build 96:
Design ixu_mc_pipe, start of the top module:
module ixu_mc_pipe (
    input  wire         core_clock_i,
    input  wire         core_flush_i,
    input  wire  [17:0] data_i,
    input  wire         valid_i,
    output logic        busy_o,
    output wire  [ 5:0] rs1_o,
    output wire  [ 5:0] rs2_o,
    input  wire  [31:0] rs1_data_i,
    input  wire  [31:0] rs2_data_i,
    output wire  [ 4:0] rob_o,
    input  wire  [ 6:0] opcode_i,
    input  wire  [ 6:0] ins_type,
    input  wire         imm_i,
    input  wire  [31:0] immediate_i,
    input  wire  [ 5:0] dest_i,
    output logic [ 5:0] wakeup_dest,
    output logic        wakeup_valid,
    output logic [ 5:0] l_wakeup_dest,
    output logic        l_wakeup_valid,
    output logic [ 5:0] ixu_mc_ex_dest,
    output logic [31:0] ixu_mc_ex_data,
    output logic        ixu_mc_ex_valid,
    output logic [ 5:0] ixu_mc_wb_dest,
    output logic [31:0] ixu_mc_wb_data,
    output logic        ixu_mc_wb_valid,
    output wire  [ 4:0] pmu_ins_id_o,
    output wire         pmu_ins_valid_o
);
  assign rob_o = data_i[4:0];
  assign rs1_o = data_i[11:6];
  assign rs2_o = data_i[17:12];
  typedef enum {
    IDLE,
    DIVISION
  } mc_pipe_state_t;
  mc_pipe_state_t        mc_pipe_state;
  reg             [31:0] a;
  reg             [31:0] b;
  reg             [ 6:0] opc;
  reg             [ 5:0] ex_dest;
  reg             [ 5:0] ex_rob;
  reg                    ex_valid;
  reg             [ 1:0] ex_type;
  reg                    ex_fwd;
  reg                    div_ex;
  wire            [31:0] ex_alu_result;
  wire            [31:0] ex_mul_result;
  wire            [31:0] ex_div_result;
  wire            [31:0] ex_adder_result;
  wire                   mts;
  wire                   mtu;
  wire                   eq;
  wire                   div_busy;
  wire                   div_done;
  wire                   div_dbz;
  wire                   div_overflow;
  wire                   div_valid;
  reg             [31:0] wb_data;
  reg             [ 5:0] wb_dest;
  reg             [ 5:0] wb_rob;
  reg                    wb_mul;
  reg             [31:0] wb_mul_data;
  reg                    wb_fwd;
  reg                    wb_valid;
  always_ff @(posedge core_clock_i) begin
    a   <= ins_type[3] ? 32'd0 : rs1_data_i;
    b   <= imm_i | ins_type[3] ? immediate_i : rs2_data_i;
    opc <= ins_type[3] ? 7'd0 : opcode_i;
  end
  ...
make LEC_CHECK=0 ABC_AREA=1 CAP_MARGIN=20 CORE_ASPECT_RATIO=0.5 CORE_MARGIN=2 CORE_UTILIZATION=72 CTS_CLUSTER_DIAMETER=391 CTS_CLUSTER_SIZE=99 HOLD_SLACK_MARGIN=0.3 PLACE_DENSITY=0.42 SETUP_SLACK_MARGIN=0.4 SLEW_MARGIN=5 finish   # period 6.03 ns
run.sh (not shown) runs the stock make flow with config.mk's settings and CLKGATE_MAP_FILE=.
For build 96, the flow was terminated by a tool error in 5_1_grt and produced no final design.
For build 52, these inputs were changed with respect to build 96:
- swapping 5 for 20 in SLEW_MARGIN
- clearing CORE_ASPECT_RATIO, which used to be 0.5
- clearing HOLD_SLACK_MARGIN, which used to be 0.3
--- outcome ---
On instance count after placement with tap cells included, build 52 tracks build 96 almost exactly.
Build 52 against build 96: detailed placement HPWL lost 0.76%, post-synthesis cell area neither gained nor lost much.
Re cell count after synthesis: no difference whatsoever between build 96 and build 52.
From build 96 to build 52, number of hold buffers added after CTS did not move at all.
Reported for build 96 and build 52, number of nets at floorplan turned out identical to the last digit.
In the tables for build 96 and build 52, die width reads lower with build 52.
Comparing build 96 against build 52, there is no change at all in boundary pin count.
5_1_grt: build 52 exited with error
Deepest level of the CTS H-tree: build 52 vs build 96 identical
Re average cell area after synthesis: no difference whatsoever between build 52 and build 96.
The following lists how build 49 was set up differently from build 52:
- CTS_CLUSTER_DIAMETER no longer set, was 391
- PLACE_DENSITY no longer set, was 0.42
- CTS_CLUSTER_SIZE no longer set, was 99
- the clock period (ns, I/O delays scaled along) now 5.73, was 6.03
==> comparison <==
Build 49 did not finish: a tool error stopped it during 5_1_grt. Re post-synthesis cell type count: no difference whatsoever between build 49 and build 52. Relative to build 52, number of setup buffers added after CTS has gone down in build 49. Looking at placed wire-length estimate after detailed placement, build 49 sits about 0.5% below build 52. Diff build 52 -> build 49: worst slack at placement has decreased, post-CTS resize count higher. The final reports for build 49 and build 52 show placer congestion estimate higher in the former. Comparing build 52 and build 49, the higher H-tree level count was measured on build 49. | maximum clock path buffer count | build 49 vs build 52 | ≈ equal |.
Relative to build 49, the following input files were edited for build 13:
- clearing ABC_AREA, which used to be 1
- putting PLACE_DENSITY at 0.38 where nothing was set
- putting CTS_CLUSTER_SIZE at 96 where nothing was set
- putting CTS_CLUSTER_DIAMETER at 336 where nothing was set
- swapping 5.73 for 6.93 in the clock period (ns, I/O delays scaled along)
## What came out
In build 13 the mapped cell area turned out 0.0031 mm² lower than in build 49.
Going from build 49 to build 13, number of setup buffers added after CTS shrank by more than a quarter.
Seen in the log of build 13: GRT-0116 during 5_1_grt, after which the run never completed.
The lower chip area in the Yosys report of build 49 and build 13 is in build 13.
Measured against build 49, the number of nets at floorplan of build 13 comes out at 0.853 times the reference value.
In the floorplan summary, build 13 is listed with a die area less than that of build 49.
